run A:
==> flow/design.v (excerpt) <==
module comm_top(
  input wire sys_clk,
  input wire sys_clk_rst,
  input wire rst,
  input wire bit_in, 
  output wire bit_out, 
  output wire [7:0] data_trans, 
  output wire [7:0] data_recev 
);
  wire [15:0] en_hamming_code; 
  wire [13:0] de_hamming_code; 
Tx_top my_Tx_top(
  .sys_clk(sys_clk),
  .sys_clk_rst(sys_clk_rst),
  .rst(rst),
  .data_out(data_trans), 
  .hammingcode(en_hamming_code),
  .fsk_out(bit_out) 
);
Rx_top my_Rx_top(
  .sys_clk(sys_clk),
  .sys_clk_rst(sys_clk_rst),
  .rst(rst),
  .bit_in(bit_in), 
  .hammingcode(de_hamming_code),
  .sig_out(data_recev) 
);
endmodule
Settings: LEC_CHECK=0, CAP_MARGIN=20, CORE_MARGIN=2, CORE_UTILIZATION=40, CTS_CLUSTER_DIAMETER=388, CTS_CLUSTER_SIZE=98, SETUP_SLACK_MARGIN=3.0, SLEW_MARGIN=20; clock period 10.0 ns.
run.sh (not shown) runs the stock make flow with config.mk's settings and CLKGATE_MAP_FILE=.
Run A finished every step from synthesis to the final layout, and the layout passed the timing, DRC and antenna checks.
diff inputs: run A => run B
- changing CTS_CLUSTER_DIAMETER from 388 to 144
- setting GPL_ROUTABILITY_DRIVEN to 0 for the first time
- removing CTS_CLUSTER_SIZE (formerly 98)
- setting TNS_END_PERCENT to 85 for the first time
- changing CORE_UTILIZATION from 40 to 23
- setting CELL_PAD_IN_SITES_GLOBAL_PLACEMENT to 3 for the first time
- changing SETUP_SLACK_MARGIN from 3.0 to -0.01
## What came out
Between run B and run A, it is run B whose worst hold slack across all endpoints is higher, by 0.0056 ns. On total number of nets in the final design, run A and run B are neck and neck. [run B] area enclosed by the die boundary rose 72% relative to run A. Run B ended up with my_Rx_top.my_S2P.temp_reg[5]$_DFFE_PP0P_ as its critical path endpoint; run A ended up with my_Rx_top.my_S2P.temp_reg[9]$_DFFE_PP0P_. Summary — sequential share of layout area, run B relative to run A: lower, by 1.4 points. Changes observed in run B relative to run A: post-route cell area increased by 3.3% relative to the old numbers, detailed-route via count now sits at about the same level, required time of the worst setup path fell 0.02 ns, clock network power +about 12%, floorplan utilization saw a decrease. Total detailed-routing wirelength went up by more than 10% going from run A to run B.
For run C, these inputs were changed with respect to run B:
- a change of CTS_CLUSTER_DIAMETER from 144 to 396
- a change of SETUP_SLACK_MARGIN from -0.01 to 2.86
- a deleted GPL_ROUTABILITY_DRIVEN that had been 0
- a change of CORE_UTILIZATION from 23 to 40
- an added CTS_CLUSTER_SIZE of 97
- a deleted CELL_PAD_IN_SITES_GLOBAL_PLACEMENT that had been 3
- a deleted TNS_END_PERCENT that had been 85
Findings:
Sequential share of layout area: run C > run B. In the metrics for run C and run B, the one carrying the higher post-route clock period utilization is run B. From run B to run C the numbers moved as follows: starting DRC count in detailed routing increased 66; proportion of synthesized area in mux cells held steady; cell area dropped 3.2%; clock group share of total power went down by 2.7 points.
Input changes introduced in run D (baseline for comparison: run C):
- removing CTS_CLUSTER_SIZE (formerly 97)
- setting GPL_ROUTABILITY_DRIVEN to 1 for the first time
- changing SETUP_SLACK_MARGIN from 2.86 to -0.01
- setting GPL_TIMING_DRIVEN to 0 for the first time
- changing SLEW_MARGIN from 20 to 0
- setting CELL_PAD_IN_SITES_GLOBAL_PLACEMENT to 3 for the first time
- changing CTS_CLUSTER_DIAMETER from 396 to 144
- changing CORE_UTILIZATION from 40 to 23
- setting TNS_END_PERCENT to 85 for the first time
--- outcome ---
Looking at the reports, run D completed the entire flow and the layout it produced met the timing, DRC and antenna checks. Run D ended up with a higher minimum clock period after layout than run C did. | net count reported at finish | lower: run C |. Changes observed in run D relative to run C: cell area after placement +5.4%; total non-filler cell area in the finished layout +about 6%; synthesized cell count ~0 delta. Area growth from synthesis to final layout (higher): run D. The total power number comes out lower for run C vs run D. The core of run D is less densely filled than that of run C. Relative to run C, the worst-case setup margin in the final layout of run D is lower by 0.076 ns.

========
Setup of job 101:
comm_top again, from the RTL that the note above started with.
clock: 3.49 ns
lec_check: 0
cap_margin: 5
cell_pad_in_sites_detail_placement: 0
core_margin: 2
core_utilization: 72
cts_cluster_size: 17
gpl_timing_driven: 1
max_routing_layer: met4
min_routing_layer: met1
place_density_lb_addon: 0.01
setup_slack_margin: 0.42
slew_margin: 35
tns_end_percent: 65
Looking at the reports, job 101 completed the entire flow and the layout it produced met the timing, DRC and antenna checks.
## Diff of input files: job 102 against job 101
- swapping 5 for 20 in CAP_MARGIN
- putting CTS_CLUSTER_DIAMETER at 202 where nothing was set
- clearing CELL_PAD_IN_SITES_DETAIL_PLACEMENT, which used to be 0
- clearing CTS_CLUSTER_SIZE, which used to be 17
- swapping 35 for 20 in SLEW_MARGIN
- clearing TNS_END_PERCENT, which used to be 65
- swapping 0.42 for -0.2 in SETUP_SLACK_MARGIN
- clearing MAX_ROUTING_LAYER, which used to be met4
- clearing GPL_TIMING_DRIVEN, which used to be 1
- clearing PLACE_DENSITY_LB_ADDON, which used to be 0.01
- clearing MIN_ROUTING_LAYER, which used to be met1
- swapping 3.49 for 3.07 in the clock period (ns, I/O delays scaled along)
[summary]
Finished, but not clean: job 102, with negative setup slack. Summary of job 102 over job 101: complex-gate fraction of the synthesized area essentially unchanged; worst ir drop on vdd rose about 10%; sequential power share went down 0.4 points. Going from job 101 to job 102, relative contribution of the clock network to total power moved up, power higher, first-pass GRT wire length saw a decrease.
Modified inputs, job 103 compared to job 102
- swapping 72 for 40 in CORE_UTILIZATION
- clearing CTS_CLUSTER_DIAMETER, which used to be 202
- clearing SETUP_SLACK_MARGIN, which used to be -0.2
- swapping 3.07 for 4.2 in the clock period (ns, I/O delays scaled along)
--- outcome ---
- Summary of job 102 and job 103: one run falls short of a clean finish, namely job 102.
- | routed wire length | job 103 vs job 102 | 3600 um lower |
- As of job 103, number of cells in the design after placement had risen by a little under 10% compared to job 102.
- Fraction of area in clock buffers and inverters in job 103 is 0.22 points higher than in job 102
- Smallest hold slack ended up 5.1 ps higher on job 103 than on job 102.
- ~same clock network fraction of design power in job 103 and job 102
- Between job 102 and job 103, wire length of the first global-routing pass decreased.
- Footprint of the multi-input gates: lower on job 103
diff inputs: job 103 => job 104
- the clock period (ns, I/O delays scaled along): 4.2 -> 10.0
==> results <==
In summary, job 104 completed successfully, with a layout that passed the timing, DRC and antenna checks.
Total routed wirelength on job 104 is up relative to job 103.
Worst slack at placement: job 104 > job 103
Cell with the largest stage delay on the worst path = a2111oi_4: job 104; cell with the largest stage delay on the worst path = a32o_1: job 103
Compare job 103 and job 104 | clock-buffer cell count higher: job 104
Changes observed in job 104 relative to job 103: final worst setup slack climbed 5520 ps, post-synthesis xor/xnor area fraction about even, total power draw decreased by 59% relative to the old numbers.
In the reports for job 103 and job 104, the smaller wire length of the first global-routing pass belongs to job 103.
## Diff of input files: job 105 against job 104
- setting SETUP_SLACK_MARGIN to 2.76 for the first time
- setting PLACE_DENSITY to 0.35 for the first time
- changing SLEW_MARGIN from 20 to 5
- changing CORE_UTILIZATION from 40 to 59
- changing CORE_MARGIN from 2 to 8
- setting CTS_CLUSTER_SIZE to 98 for the first time
- setting TNS_END_PERCENT to 30 for the first time
- setting CTS_CLUSTER_DIAMETER to 324 for the first time
- setting CORE_ASPECT_RATIO to 0.5 for the first time
- In terms of number of primary I/O pins, job 104 and job 105 differ only marginally.
- Job 105 vs job 104, die size went down by 0.0034 mm2.
- Job 105: die outline height is 32% lower than what job 104 reported.
- On met1 usage in global routing, the lower figure sits with job 104, not job 105.
- Diff job 104 -> job 105: overall routed net length climbed 160 um; worst endpoint required time went down 30 ps.
- Of job 105 and job 104, the higher path length in cells of the critical path belongs to job 105.
- met2 demand-to-capacity share in global routing was higher in the run labelled job 105.
- Summary of job 105 over job 104: worst setup slack shows an increase of 55 ps, parity-gate share of the synthesized area counting xor and xnor cells essentially unchanged.

========
Starting RTL as in the previous note.
Settings: LEC_CHECK=0, CAP_MARGIN=5, CELL_PAD_IN_SITES_DETAIL_PLACEMENT=1, CORE_MARGIN=2, CORE_UTILIZATION=26, GPL_TIMING_DRIVEN=1, MAX_ROUTING_LAYER=met4, MIN_ROUTING_LAYER=met1, SETUP_SLACK_MARGIN=0.42, SLEW_MARGIN=35, TNS_END_PERCENT=65; clock period 5.81 ns.
==> next run, changes <==
- CAP_MARGIN: 5 -> 20
- CELL_PAD_IN_SITES_DETAIL_PLACEMENT: 1 -> not set
- CORE_UTILIZATION: 26 -> 32
- GPL_TIMING_DRIVEN: 1 -> not set
- MAX_ROUTING_LAYER: met4 -> not set
- MIN_ROUTING_LAYER: met1 -> not set
- SETUP_SLACK_MARGIN: 0.42 -> not set
- SLEW_MARGIN: 35 -> 20
- TNS_END_PERCENT: 65 -> not set
- clock period: 5.81 -> 4.2 ns (I/O delays scaled with it)
What happened: The changed run ran to the end with no violations; total power rises by well over a third; sequential share of layout area climbs by 0.18 points; area after synthesis is unchanged; worst setup slack degrades by 1.4 ns; worst hold slack degrades by 0.012 ns; critical path depth goes up by 1; register-to-register slack got worse by 1.4 ns.
==> next run, changes <==
- CORE_UTILIZATION: 32 -> 70
- CTS_CLUSTER_DIAMETER: not set -> 37
- clock period: 4.2 -> 8.05 ns (I/O delays scaled with it)
Effect: The changed run went through all stages and came out clean; clock-buffer cell count came out higher by 5; first-iteration DRC count came out higher by about 37%; routed wire length came out higher by about 7%; worst hold slack improves by 0.021 ns; register-to-register slack improves by 3.5 ns; fmax came out lower by 7.4%; setup slack improves by 3.5 ns; sequential power came out lower by about 50%; final cell count came out lower by 16%.
==> next run, changes <==
- ABC_AREA: not set -> 1
- CTS_CLUSTER_DIAMETER: 37 -> 384
- CTS_CLUSTER_SIZE: not set -> 19
- clock period: 8.05 -> 2.33 ns (I/O delays scaled with it)
What happened: With this change the flow finished but fails on setup timing; utilization grows by 13 points; total power rises to 3.7 times its value; cell count went up by well over a third; register-to-register slack gets worse by 4.7 ns; cell area is higher by about a fifth; worst hold slack got worse by 0.12 ns; synthesized cell count goes up by a quarter to a third.
==> next run, changes <==
- ABC_AREA: 1 -> not set
- CTS_CLUSTER_DIAMETER: 384 -> not set
- CTS_CLUSTER_SIZE: 19 -> 37
- clock period: 2.33 -> 3.06 ns (I/O delays scaled with it)
Outcome: The new run completed and failed the layout checks on setup timing. Sequential share of layout area came out higher by 3.5 points. Via count decreases by 21%. Sequential power decreases by about 23%. Global-route usage goes down by 4.8 points. Worst setup slack gains 0.55 ns. Non-clock buffer count decreases by 49.
Power is estimated from default activity; no workload was simulated.
